==> flow/design.v <==
`timescale 1ns/1ps   
module fp_arithmetic_sequence_generator (
    input wire clk,                   
    input wire rst_n,                 
    input wire activate,              
    input wire [31:0] a1,             
    input wire [31:0] d,              
    input wire [31:0] n,              
    input wire [31:0] saddr,          
    output reg done,                  
    output reg [31:0] mem_addr,       
    output reg [31:0] mem_wdata,      
    output reg mem_write,             
    input wire mem_ready              
);
    localparam IDLE = 3'b000;        
    localparam INIT = 3'b001;        
    localparam LOAD_ADD = 3'b010;    
    localparam WAIT_ADD = 3'b011;    
    localparam MEM_WRITE = 3'b100;   
    localparam WAIT_MEM = 3'b101;    
    localparam UPDATE = 3'b110;      
    localparam FINISH = 3'b111;      
    reg [2:0] state;                 
    reg [31:0] counter;              
    reg [31:0] current_term;         
    reg [31:0] add_a, add_b;        
    reg add_start;                   
    wire [31:0] add_result;          
    wire add_done;                   
    fp_adder fp_add_inst (
        .clk(clk),
        .rst_n(rst_n),
        .a(add_a),
        .b(add_b),
        .start(add_start),
        .result(add_result),
        .done(add_done)
    );
    always @(posedge clk or negedge rst_n) begin
        if (!rst_n) begin
            state <= IDLE;
            counter <= 32'b0;
            current_term <= 32'b0;
            done <= 1'b0;
            add_start <= 1'b0;
            add_a <= 32'b0;
            add_b <= 32'b0;
            mem_addr <= 32'b0;
            mem_wdata <= 32'b0;
            mem_write <= 1'b0;
        end else begin
            add_start <= 1'b0;
            mem_write <= 1'b0;
            case (state)
                IDLE: begin
                    counter <= 32'b0;
                    done <= 1'b0;
                    if (activate) begin
                        state <= INIT;   
                    end
                end
                INIT: begin
                    current_term <= a1;          
                    counter <= 32'b0;            
                    mem_addr <= saddr;           
                    if (n == 32'b0)
                        state <= FINISH;         
                    else
                        state <= MEM_WRITE;      
                end
                LOAD_ADD: begin
                    add_a <= current_term;
                    add_b <= d;
                    add_start <= 1'b1;           
                    state <= WAIT_ADD;
                end
                WAIT_ADD: begin
                    if (add_done) begin
                        state <= MEM_WRITE;      
                    end
                end
                MEM_WRITE: begin
                    mem_wdata <= (counter == 0) ? a1 : add_result;
                    mem_write <= 1'b1;           
                    state <= WAIT_MEM;
                end
                WAIT_MEM: begin
                    if (mem_ready) begin
                        mem_addr <= mem_addr + 4;  
                        counter <= counter + 1'b1;  
                        if ((counter + 32'd1) >= n) begin
                            state <= FINISH;
                        end else if (counter == 0) begin
                            current_term <= a1;
                            state <= LOAD_ADD;   
                        end else begin
                            current_term <= add_result;
                            state <= LOAD_ADD;
                        end
                    end
                end
                FINISH: begin
                    done <= 1'b1;               
                    if (!activate) begin
                        state <= IDLE;          
                    end
                end
                default: state <= IDLE;         
            endcase
        end
    end
endmodule
module fp_adder (
    input wire clk,
    input wire rst_n,
    input wire [31:0] a,         
    input wire [31:0] b,         
    input wire start,            
    output reg [31:0] result,    
    output reg done              
);
    reg [31:0] a_reg, b_reg;    
    reg a_sign, b_sign;          
    reg [7:0] a_exp, b_exp;      
    reg [23:0] a_mant, b_mant;   
    reg [7:0] result_exp;        
    reg result_sign;             
    reg [24:0] result_mant;      
    reg [7:0] exp_diff;          
    localparam IDLE = 3'h0;       
    localparam UNPACK = 3'h1;     
    localparam ALIGN = 3'h2;      
    localparam ADD = 3'h3;        
    localparam NORMALIZE = 3'h4;  
    localparam PACK = 3'h5;       
    reg [2:0] state;
    always @(posedge clk or negedge rst_n) begin
        if (!rst_n) begin
            state <= IDLE;
            result <= 32'b0;
            done <= 1'b0;
        end else begin
            done <= 1'b0;   
            case (state)
                IDLE: begin
                    if (start) begin
                        a_reg <= a;   
                        b_reg <= b;
                        state <= UNPACK;
                    end
                end
                UNPACK: begin
                    a_sign <= a_reg[31];
                    a_exp <= a_reg[30:23];
                    a_mant <= {1'b1, a_reg[22:0]};   
                    b_sign <= b_reg[31];
                    b_exp <= b_reg[30:23];
                    b_mant <= {1'b1, b_reg[22:0]};   
                    state <= ALIGN;
                end
                ALIGN: begin
                    if (a_exp > b_exp) begin
                        exp_diff <= a_exp - b_exp;
                        b_mant <= ((a_exp - b_exp) > 24) ? 24'b0 : (b_mant >> (a_exp - b_exp));
                        result_exp <= a_exp;
                    end else begin
                        exp_diff <= b_exp - a_exp;
                        a_mant <= ((b_exp - a_exp) > 24) ? 24'b0 : (a_mant >> (b_exp - a_exp));
                        result_exp <= b_exp;
                    end
                    state <= ADD;
                end
                ADD: begin
                    if (a_sign == b_sign) begin
                        result_mant <= a_mant + b_mant;
                        result_sign <= a_sign;
                    end else begin
                        if (a_mant >= b_mant) begin
                            result_mant <= a_mant - b_mant;
                            result_sign <= a_sign;
                        end else begin
                            result_mant <= b_mant - a_mant;
                            result_sign <= b_sign;
                        end
                    end
                    state <= NORMALIZE;
                end
                NORMALIZE: begin
                    if (result_mant[24]) begin
                        result_mant <= result_mant >> 1;
                        result_exp <= result_exp + 1;
                        state <= PACK;
                    end else if (result_mant[23:0] != 0) begin
                        if (!result_mant[23]) begin
                            result_mant <= result_mant << 1;
                            result_exp <= result_exp - 1;
                        end else begin
                            state <= PACK;
                        end
                    end else begin
                        result_exp <= 8'b0;
                        state <= PACK;
                    end
                end
                PACK: begin
                    result <= {result_sign, result_exp, result_mant[22:0]};
                    done <= 1'b1;   
                    state <= IDLE;
                end
                default: state <= IDLE;   
            endcase
        end
    end
endmodule
Settings: LEC_CHECK=0, CAP_MARGIN=20, CORE_MARGIN=2, CORE_UTILIZATION=70, SETUP_SLACK_MARGIN=0.61, SLEW_MARGIN=20; clock period 4.34 ns.
run.sh (not shown) runs the stock make flow with config.mk's settings and CLKGATE_MAP_FILE=.
The starting point completed and failed the layout checks on negative setup slack.
Edit:
Settings changed: CORE_UTILIZATION 70 to 48, SETUP_SLACK_MARGIN 0.61 to unset.
Clock period 4.34 ns to 5.32 ns, I/O delays scaled along.
The new run finished with timing, DRC and antenna clean.
Die area rose by 45%.
Global-route usage fell by 23 points.
Via count fell by 20%.

---

exp/harbor:
Starts from the design.v that is shown in full above.
make LEC_CHECK=0 CAP_MARGIN=20 CORE_MARGIN=2 CORE_UTILIZATION=72 CTS_CLUSTER_DIAMETER=345 CTS_CLUSTER_SIZE=13 SLEW_MARGIN=20 finish   # period 9.39 ns
Modified inputs, exp/zinc compared to exp/harbor
- CTS_CLUSTER_SIZE removed (was 13)
- CORE_UTILIZATION changed from 72 to 70
- SETUP_SLACK_MARGIN newly set to 0.73
- CTS_CLUSTER_DIAMETER changed from 345 to 32
- MAX_ROUTING_LAYER newly set to met4
- the clock period (ns, I/O delays scaled along) changed from 9.39 to 4.34
==> comparison <==
global routing (5_1_grt): exp/zinc exited with error
Half-perimeter wire length of the detailed placement result essentially unchanged between exp/zinc and exp/harbor.
Number of gates resized after cts in exp/zinc vs exp/harbor: up 86
Relative to exp/harbor, chip width increased by about 1.4% in exp/zinc.
When the final numbers for exp/zinc and exp/harbor were put side by side, the post-CTS setup-driven buffer insertion count turned out to be smaller in exp/harbor.
Comparing exp/zinc against exp/harbor, there is no change at all in sequential area share after synthesis.
For exp/amber, these inputs were changed with respect to exp/zinc:
- TNS_END_PERCENT: unset -> 90
- CELL_PAD_IN_SITES_DETAIL_PLACEMENT: unset -> 2
- SLEW_MARGIN: 20 -> 15
- CORE_UTILIZATION: 70 -> 40
- CORE_MARGIN: 2 -> 10
- CTS_CLUSTER_DIAMETER: 32 -> unset
- SETUP_SLACK_MARGIN: 0.73 -> unset
- ABC_AREA: unset -> 1
- MAX_ROUTING_LAYER: met4 -> unset
- the clock period (ns, I/O delays scaled along): 4.34 -> 12.0
--- outcome ---
exp/amber finished all stages; the layout is clean. Diff exp/zinc -> exp/amber: initial core utilization went down by 31 points, average footprint of a synthesized cell now sits lower. Taking exp/amber over exp/zinc, the count of unique library cells instantiated by Yosys ratio works out to 0.807. From exp/zinc to exp/amber the numbers moved as follows: AND-OR/OR-AND share of the synthesized area now sits lower; weighted congestion reported at the end of routability-driven placement now sits lower. exp/amber: placed standard-cell area lower than exp/zinc. For post-synthesis async set-or-reset flop share, exp/amber and exp/zinc come out practically identical. On number of standard cells after synthesis: between exp/amber and exp/zinc, it ends up lower for exp/zinc. In exp/amber, the area reported by Yosys stat came out 120 um^2 above the value in exp/zinc. exp/amber — post-synthesis net count 20% higher, exp/zinc as reference. The die used by exp/amber is larger than the one used by exp/zinc.
Inputs modified between exp/amber and exp/onyx:
- SLEW_MARGIN now 30, was 15
- TNS_END_PERCENT no longer set, was 90
- CORE_MARGIN now 2, was 10
- CTS_CLUSTER_DIAMETER now 127, previously not set
- CELL_PAD_IN_SITES_DETAIL_PLACEMENT now 0, was 2
- SETUP_SLACK_MARGIN now 0.31, previously not set
- CELL_PAD_IN_SITES_GLOBAL_PLACEMENT now 0, previously not set
- CTS_CLUSTER_SIZE now 50, previously not set
- CORE_UTILIZATION now 65, was 40
- ABC_AREA no longer set, was 1
- MAX_ROUTING_LAYER now met5, previously not set
- the clock period (ns, I/O delays scaled along) now 1.06, was 12.0
### Flow results
- Of exp/onyx and exp/amber, only exp/onyx fails to reach the end of the flow.
- Compared to exp/amber, exp/onyx has multiplexer fraction of the synthesized cell area 7.4 points higher.
- Looking only at cell area after placement, and setting everything else aside, the higher value of exp/onyx and exp/amber goes to exp/onyx.
- Summary of exp/onyx over exp/amber: die size fell 45%; worst setup slack after placement dropped 8.43 ns; post-synthesis instance area went down by 0.48%.
### exp/onyx -> exp/tundra
- removing CELL_PAD_IN_SITES_DETAIL_PLACEMENT (formerly 0)
- removing CTS_CLUSTER_DIAMETER (formerly 127)
- removing CTS_CLUSTER_SIZE (formerly 50)
- changing CORE_UTILIZATION from 65 to 40
- removing CELL_PAD_IN_SITES_GLOBAL_PLACEMENT (formerly 0)
- removing MAX_ROUTING_LAYER (formerly met5)
- changing SLEW_MARGIN from 30 to 20
- removing SETUP_SLACK_MARGIN (formerly 0.31)
- changing the clock period (ns, I/O delays scaled along) from 1.06 to 12.0
### Flow results
- Re buffers inserted during post-CTS setup optimization: exp/tundra is 104 down on exp/onyx.
- From exp/tundra to exp/onyx, tally of unique sky130hd cells used after synthesis did not move at all.
- Comparing exp/onyx and exp/tundra, the lower half-perimeter wire length of the detailed placement result is on exp/tundra.
- For area of the core region, dividing the value from exp/onyx by the value from exp/tundra gives 0.61.
- Compared with exp/onyx, in exp/tundra die size increased about 60%, deepest level of the CTS H-tree increased by 1 relative to the old numbers, floorplan utilization fell 25 points.
- exp/tundra finished every step from synthesis to the final layout, and the layout passed the timing, design-rule and antenna checks.

---

Setup of v51:
RTL: the design.v shown in full above, as it stands there.
make LEC_CHECK=0 CAP_MARGIN=20 CORE_MARGIN=2 CORE_UTILIZATION=40 SLEW_MARGIN=20 finish   # period 5.32 ns
Input changes introduced in v17 (baseline for comparison: v51):
- putting GPL_ROUTABILITY_DRIVEN at 0 where nothing was set
- putting TNS_END_PERCENT at 90 where nothing was set
- swapping 20 for 15 in SLEW_MARGIN
- putting ABC_AREA at 1 where nothing was set
- putting SETUP_SLACK_MARGIN at 2.83 where nothing was set
- putting CELL_PAD_IN_SITES_DETAIL_PLACEMENT at 2 where nothing was set
- swapping 2 for 4 in CORE_MARGIN
- swapping 5.32 for 12.0 in the clock period (ns, I/O delays scaled along)
Results
v17: combinational power higher than v51
Run comparison: v51 end point of the critical path current_term[5]$_DFFE_PN0P_; v17 end point of the critical path counter[17]$_DFFE_PN0P_
Per the comparison of v17 with v51, estimated wirelength of the detail-placed design climbed 44%; sequential power share dropped 6.7 points; cell count after synthesis climbed 564; count of clock-buffer cells in the layout climbed 13; detailed-routed wire length on met3 climbed about 60%.
Re depth of the worst register-to-register path: v51 and v17 aren't equal, and the lower value belongs to v51.
Where final wirelength is concerned, v51 is better than v17.
Inputs modified between v17 and v52:
- TNS_END_PERCENT removed (was 90)
- MAX_ROUTING_LAYER newly set to met5
- GPL_ROUTABILITY_DRIVEN removed (was 0)
- CTS_CLUSTER_SIZE newly set to 25
- ABC_AREA removed (was 1)
- SETUP_SLACK_MARGIN removed (was 2.83)
- CORE_UTILIZATION changed from 40 to 63
- CORE_MARGIN changed from 4 to 2
- CTS_CLUSTER_DIAMETER newly set to 74
- CELL_PAD_IN_SITES_DETAIL_PLACEMENT changed from 2 to 0
- SLEW_MARGIN changed from 15 to 30
- CELL_PAD_IN_SITES_GLOBAL_PLACEMENT newly set to 0
- the clock period (ns, I/O delays scaled along) changed from 12.0 to 3.21
[summary]
v52 finished all stages; layout check result: FAIL, due to max-capacitance violations, max-slew violations, negative setup slack.
Summary of v52 over v17: finished layout cell area now sits higher, number of nets produced by synthesis shrank by 564, number of hold-slack violations in the final timing report flat.
v52 ended up with a lower wire length on met1 than v17 did.
v52 packs its core more tightly than v17.
For the setup slack, v52 came in 5.96 ns lower than v17 did.
Taking v17 as the reference, in v52 total of fill cells in the finished design shrank by 5059, cell count shrank by 458.
v17 -> v52: area after synthesis decreased slightly
Power figures rest on the tool's default switching activity, not on a simulated workload.
